Setup of run A:
==> flow/design.v (excerpt) <==
module multiplier (
    output Ready,
    output Valid,
    output [31:0] R,
    input [15:0] X,
    input [15:0] Y,
    input Clk,
    input Rst
);
Size: roughly 1600 cells after synthesis, ~38 flip-flops, ~68 I/O pins.
==> flow/config.mk <==
export PLATFORM = sky130hd
export DESIGN_NAME = multiplier
export DESIGN_NICKNAME = multiplier
export VERILOG_FILES = /design/flow/design.v
export SDC_FILE = /design/flow/constraint.sdc
export NUM_CORES = 4
export LEC_CHECK = 0
export CAP_MARGIN = 20
export CELL_PAD_IN_SITES_DETAIL_PLACEMENT = 2
export CORE_ASPECT_RATIO = 1.88
export CORE_MARGIN = 2
export CORE_UTILIZATION = 28
export CTS_CLUSTER_SIZE = 75
export MIN_ROUTING_LAYER = met1
export SETUP_SLACK_MARGIN = 0.69
export SLEW_MARGIN = 30
export TNS_END_PERCENT = 70
==> flow/constraint.sdc <==
create_clock -name core_clock -period 14.3 [get_ports {Clk}]
set_input_delay 2.8600 -clock core_clock [delete_from_list [all_inputs] [get_ports {Clk}]]
set_output_delay 2.8600 -clock core_clock [all_outputs]
set_load 0.01 [all_outputs]
run.sh (not shown) runs the stock make flow with config.mk's settings and CLKGATE_MAP_FILE=.
The flow completed for run A, but it is not clean: the layout still shows setup timing.
### run A -> run B
- swapping 30 for 20 in SLEW_MARGIN
- clearing CORE_ASPECT_RATIO, which used to be 1.88
- swapping 28 for 27 in CORE_UTILIZATION
- clearing TNS_END_PERCENT, which used to be 70
- clearing SETUP_SLACK_MARGIN, which used to be 0.69
- clearing CTS_CLUSTER_SIZE, which used to be 75
- clearing CELL_PAD_IN_SITES_DETAIL_PLACEMENT, which used to be 2
- clearing MIN_ROUTING_LAYER, which used to be met1
- swapping 14.3 for 14.6 in the clock period (ns, I/O delays scaled along)
Results
Run B went all the way through synthesis, placement and routing and the layout is clean on timing, DRC and antenna. Taking run A as the reference, in run B post-route fraction of the period consumed by the critical path decreased 4.2 points; final area decreased 6.6%; met2 usage in global routing decreased 25 points.
> inputs changed (run B -> run C)
- setting SETUP_SLACK_MARGIN to -0.67 for the first time
- changing CORE_UTILIZATION from 27 to 65
- setting TNS_END_PERCENT to 40 for the first time
- changing the clock period (ns, I/O delays scaled along) from 14.6 to 11.1
Findings:
- [run C] flow finished | final checks: failed | reasons: setup timing
- Area growth from synthesis to final layout ends up higher on run C.
- Final area in run C vs run B: up 1400 µm²
- Count of clock buffers in the final design for run C is lower than for run B.
- Per the comparison of run C with run B, clock group share of total power stayed essentially flat; die area moved down; combinational share of power moved up.
Changes in run D relative to run C:
- removing TNS_END_PERCENT (formerly 40)
- changing SETUP_SLACK_MARGIN from -0.67 to 2.14
- setting ABC_AREA to 1 for the first time
- setting CTS_CLUSTER_DIAMETER to 27 for the first time
- changing CORE_UTILIZATION from 65 to 70
- changing the clock period (ns, I/O delays scaled along) from 11.1 to 8.75
[summary]
- Status(run D) = ERROR, stage = clock tree synthesis
- Run D against run C: total core area saw a decrease, die area saw a decrease, worst-case setup slack after placement saw a decrease.
- Routability-driven placement congestion ratio for run D: 1.0% up relative to run C
--- input diff run D..run E ---
- ABC_AREA no longer set, was 1
- CTS_CLUSTER_DIAMETER no longer set, was 27
- CORE_UTILIZATION now 66, was 70
Findings:
No final results exist for run D, since it was stopped by error DPL-0038 during clock tree synthesis.
Run E never completed; the flow aborted with a tool error in global routing.
Higher net count entering floorplan goes to run E over run D.
Row synthesis area per yosys: run E higher / run D lower
Across both runs, chip height was higher for run E than for run D.
Run E against run D: synthesized area per cell shows an increase of about 2.2%, area fraction in full adders, half adders and majority gates decreased 5.2 points, final weighted congestion of routability-driven global placement increased by 1.7% relative to the old numbers, total die size shows an increase of about 26%, worst slack after detailed placement down 0.63 ns.

* * *

Setup of try-willow:
Starting RTL as in the previous note.
Settings: LEC_CHECK=0, ABC_AREA=0, CAP_MARGIN=20, CELL_PAD_IN_SITES_DETAIL_PLACEMENT=0, CORE_MARGIN=2, CORE_UTILIZATION=50, CTS_CLUSTER_DIAMETER=119, GPL_ROUTABILITY_DRIVEN=0, HOLD_SLACK_MARGIN=0.24, MAX_ROUTING_LAYER=met4, PLACE_DENSITY_LB_ADDON=0.0, SETUP_SLACK_MARGIN=2.99, SLEW_MARGIN=30, TNS_END_PERCENT=85; clock period 15.0 ns.
No stage failed in try-willow, and the final checks on the layout all came back clean.
Inputs modified between try-willow and try-yarrow:
Settings: SLEW_MARGIN: 30 -> 5; PLACE_DENSITY_LB_ADDON: 0.0 -> 0.3; CORE_MARGIN: 2 -> 10; CTS_CLUSTER_DIAMETER: 119 -> 260; TNS_END_PERCENT: 85 -> 5; SETUP_SLACK_MARGIN: 2.99 -> -1.5; CTS_CLUSTER_SIZE: unset -> 98; CAP_MARGIN: 20 -> 35; HOLD_SLACK_MARGIN: 0.24 -> -0.1.
### Flow results
try-willow reached the end of the flow, and the finished layout is clean on the timing, design-rule and antenna checks. try-yarrow: done, clean on timing, DRC and antenna. From try-willow to try-yarrow the numbers moved as follows: detailed-placement wirelength estimate dropped 2.7%, area of combinational cells with multiple inputs dropped about 5%. try-yarrow vs. try-willow: worst ir drop on vdd saw an increase; pre-CTS worst setup slack saw a decrease; total power shrank by 21%; part of the total power dissipated in sequential elements +0.9 points; area of all placed cells without fillers dropped 5.8%. Comparing try-yarrow and try-willow, utilization after layout is lower on try-yarrow. The sequential share of layout area in try-yarrow sits 0.36 points above the value recorded for try-willow.
What try-sierra does differently from try-yarrow at the input level:
Settings: swapping -1.5 for 2.99 in SETUP_SLACK_MARGIN; swapping 260 for 196 in CTS_CLUSTER_DIAMETER; swapping 5 for 45 in TNS_END_PERCENT; putting CELL_PAD_IN_SITES_GLOBAL_PLACEMENT at 1 where nothing was set; swapping 50 for 17 in CORE_UTILIZATION; swapping 10 for 4 in CORE_MARGIN; swapping 5 for 35 in SLEW_MARGIN; swapping 35 for 30 in CAP_MARGIN; swapping 0.3 for 0.1 in PLACE_DENSITY_LB_ADDON; clearing CTS_CLUSTER_SIZE, which used to be 98; putting GPL_TIMING_DRIVEN at 0 where nothing was set; swapping 0 for 1 in GPL_ROUTABILITY_DRIVEN; swapping -0.1 for 0.09 in HOLD_SLACK_MARGIN.
Notes after the runs:
try-sierra consumes more power than try-yarrow does. The flop and latch count out of synthesis of try-sierra and that of try-yarrow are within noise of each other. Combinational power, try-sierra and try-yarrow: higher on try-sierra. Summary of try-sierra over try-yarrow: flop share of the area shrank by 1.1 points; post-place instance area grew by 8.6%. Start point of the critical path: X[2] -> try-yarrow, X[9] -> try-sierra. Overall routed net length on try-sierra is behind try-yarrow. From try-yarrow to try-sierra the numbers moved as follows: upper clock frequency limit higher, worst setup slack higher.
What try-onyx does differently from try-sierra at the input level:
Settings: CTS_CLUSTER_DIAMETER: 196 -> 119; CTS_CLUSTER_SIZE: unset -> 59; SLEW_MARGIN: 35 -> 30; PLACE_DENSITY_LB_ADDON: 0.1 -> 0.0; HOLD_SLACK_MARGIN: 0.09 -> -0.1; GPL_ROUTABILITY_DRIVEN: 1 -> 0; CORE_MARGIN: 4 -> 2; CORE_UTILIZATION: 17 -> 66; CAP_MARGIN: 30 -> 20; TNS_END_PERCENT: 45 -> 85; CELL_PAD_IN_SITES_GLOBAL_PLACEMENT: 1 -> unset; GPL_TIMING_DRIVEN: 0 -> unset.
Notes after the runs:
The floorplan die height of try-onyx is lower than that of try-sierra. Diff try-sierra -> try-onyx: clock buffer count grew by 1, mean post-synth cell area closely matched the old numbers, overall chip area moved down. Re initial antenna violation count: try-onyx is 1 up on try-sierra. Run comparison: try-sierra launching instance or port of the critical path X[9]; try-onyx launching instance or port of the critical path X[3].

* * *

Starting RTL as in the previous note.
Settings: LEC_CHECK=0, ABC_AREA=1, CAP_MARGIN=20, CORE_MARGIN=2, CORE_UTILIZATION=63, CTS_CLUSTER_DIAMETER=245, GPL_ROUTABILITY_DRIVEN=0, GPL_TIMING_DRIVEN=1, HOLD_SLACK_MARGIN=0.08, MAX_ROUTING_LAYER=met4, PLACE_DENSITY_LB_ADDON=0.01, SLEW_MARGIN=35; clock period 20.5 ns.
Edit:
Settings changed: CELL_PAD_IN_SITES_DETAIL_PLACEMENT set to 2, CORE_MARGIN 2 to 5, CORE_UTILIZATION 63 to 64, HOLD_SLACK_MARGIN 0.08 to unset, SETUP_SLACK_MARGIN set to -0.7.
Clock period 20.5 ns to 12.9 ns, I/O delays scaled along.
Effect:
- The new run failed in detailed placement
- synthesized cell count is unchanged
- area after synthesis is unchanged
- die size rises by a little under a tenth
Edit:
Settings changed: CELL_PAD_IN_SITES_DETAIL_PLACEMENT 2 to unset, CORE_MARGIN 5 to 2, CORE_UTILIZATION 64 to 70, CTS_CLUSTER_DIAMETER 245 to 28, GPL_ROUTABILITY_DRIVEN 0 to unset, GPL_TIMING_DRIVEN 1 to unset, MAX_ROUTING_LAYER met4 to unset, PLACE_DENSITY_LB_ADDON 0.01 to unset, SETUP_SLACK_MARGIN -0.7 to 2.14, SLEW_MARGIN 35 to 20.
Clock period 12.9 ns to 8.75 ns, I/O delays scaled along.
=> With this change the flow failed in clock tree synthesis (DPL-0038); die size falls by 16%; area after synthesis does not change; synthesized cell count stays the same.
Edit:
Settings changed: ABC_AREA 1 to unset, CORE_UTILIZATION 70 to 40, CTS_CLUSTER_DIAMETER 28 to unset, SETUP_SLACK_MARGIN 2.14 to unset.
Clock period 8.75 ns to 13.0 ns, I/O delays scaled along.
Result: Now the flow finished with timing, DRC and antenna clean. Die area rose by 110%. Synthesized area rose by 20%. Synthesized cell count rose by 17%.

* * *

== lagoon ==
Starting RTL as in the previous note.
export LEC_CHECK = 0
export ABC_AREA = 1
export CAP_MARGIN = 20
export CORE_MARGIN = 2
export CORE_UTILIZATION = 68
export CTS_CLUSTER_DIAMETER = 228
export CTS_CLUSTER_SIZE = 88
export HOLD_SLACK_MARGIN = -0.08
export SLEW_MARGIN = 20
export TNS_END_PERCENT = 5
create_clock -name core_clock -period 11.0 [get_ports {Clk}]
The log for lagoon ends in global routing (5_1_grt) with error GRT-0116, so the run never completed.
#### Input delta (garnet over lagoon)
- removing ABC_AREA (formerly 1)
- removing CTS_CLUSTER_DIAMETER (formerly 228)
- changing the clock period (ns, I/O delays scaled along) from 11.0 to 11.9
==> results <==
Of the runs lagoon and garnet, none of them finished clean. Seen in the log of lagoon: GRT-0116 during global routing (5_1_grt), after which the run never completed. In garnet, the multiplexer fraction of the synthesized cell area came out 1.8 points above the value in lagoon. For the compound-gate portion of the synthesized area, garnet came in 4.6 points higher than lagoon did. Relative to lagoon, the floorplan row count measured on garnet has increased by a little under 10%. Looking at number of cells upsized or downsized after cts across lagoon and garnet, the one that comes out higher is lagoon. Against lagoon, garnet comes in 7.7 mm higher on total half-perimeter wirelength after legalization and detailed placement. Synthesis area per yosys was lower in the run labelled lagoon. | number of sinks on the clock net | garnet vs lagoon | ≈ equal |. The die of garnet is larger than the one used in lagoon.
Relative to garnet, the following input files were edited for juniper:
- ABC_AREA now 1, previously not set
- CTS_CLUSTER_SIZE no longer set, was 88
- CORE_UTILIZATION now 69, was 68
- HOLD_SLACK_MARGIN no longer set, was -0.08
- TNS_END_PERCENT no longer set, was 5
- the clock period (ns, I/O delays scaled along) now 8.47, was 11.9
--- outcome ---
- Mean post-synth cell area (juniper vs. garnet) decreases by a few percent
- juniper vs garnet on share of the core filled by cells before placement: juniper is the higher one.
- juniper and garnet: no clean run
- No crash in garnet: every stage finished, but the layout fails its final checks due to negative setup slack.
- Taking garnet as the reference, in juniper net count after synthesis now sits lower, sum of net half-perimeters after detailed placement now sits lower, AND-OR/OR-AND share of the synthesized area now sits lower.
- Comparing juniper and garnet, the lower post-synthesis cell count from yosys was measured on juniper.
[inputs] ember vs juniper
- a deleted ABC_AREA that had been 1
- a change of CORE_UTILIZATION from 69 to 40
- a change of the clock period (ns, I/O delays scaled along) from 8.47 to 12.7
[summary]
- Across juniper and ember, a clean result was obtained everywhere but in juniper.
- Placed cell count went up by more than 10% going from juniper to ember.
- juniper -> ember: die width increased by more than a quarter
- Compared with juniper, placed cell area in ember increased by a little under 10%.
- Diff juniper -> ember | post-synthesis cell area | up by more than 10%
- From juniper to ember, number of buffers inserted by port buffering did not move at all.
- Delta(share of the yosys chip area belonging to registers, ember - juniper) < 0
- Going from juniper to ember, post-synthesis cell type count grows by 42%.
- In ember, floorplan row count is higher than in juniper.
- Diff ember and juniper: area fraction in xor and xnor cells lower in juniper
- Of ember and juniper, the lower multiplexer share of the synthesized area belongs to juniper.
- Die area came out higher on ember than on juniper.
For zinc, these inputs were changed with respect to ember:
- an added SETUP_SLACK_MARGIN of 1.26
- an added TNS_END_PERCENT of 40
- a change of CORE_UTILIZATION from 40 to 58
- a change of the clock period (ns, I/O delays scaled along) from 12.7 to 7.09
==> comparison <==
Looking at ember and zinc, the number of instances in the synthesized netlist is a wash.
Higher global-route wire length before repair among ember and zinc: zinc
Re area overhead of the layout relative to synthesis: ember was lower than zinc.
In the reports for ember and zinc, the smaller met2 demand-to-capacity share in global routing belongs to ember.
zinc: slack of the critical path lower than ember
Taking ember as the reference, in zinc routed wire length rose by 4.9 mm; final cell count rose by 50.
The flow for zinc finished, though final verification flagged negative setup slack.
Power figures rest on the tool's default switching activity, not on a simulated workload.
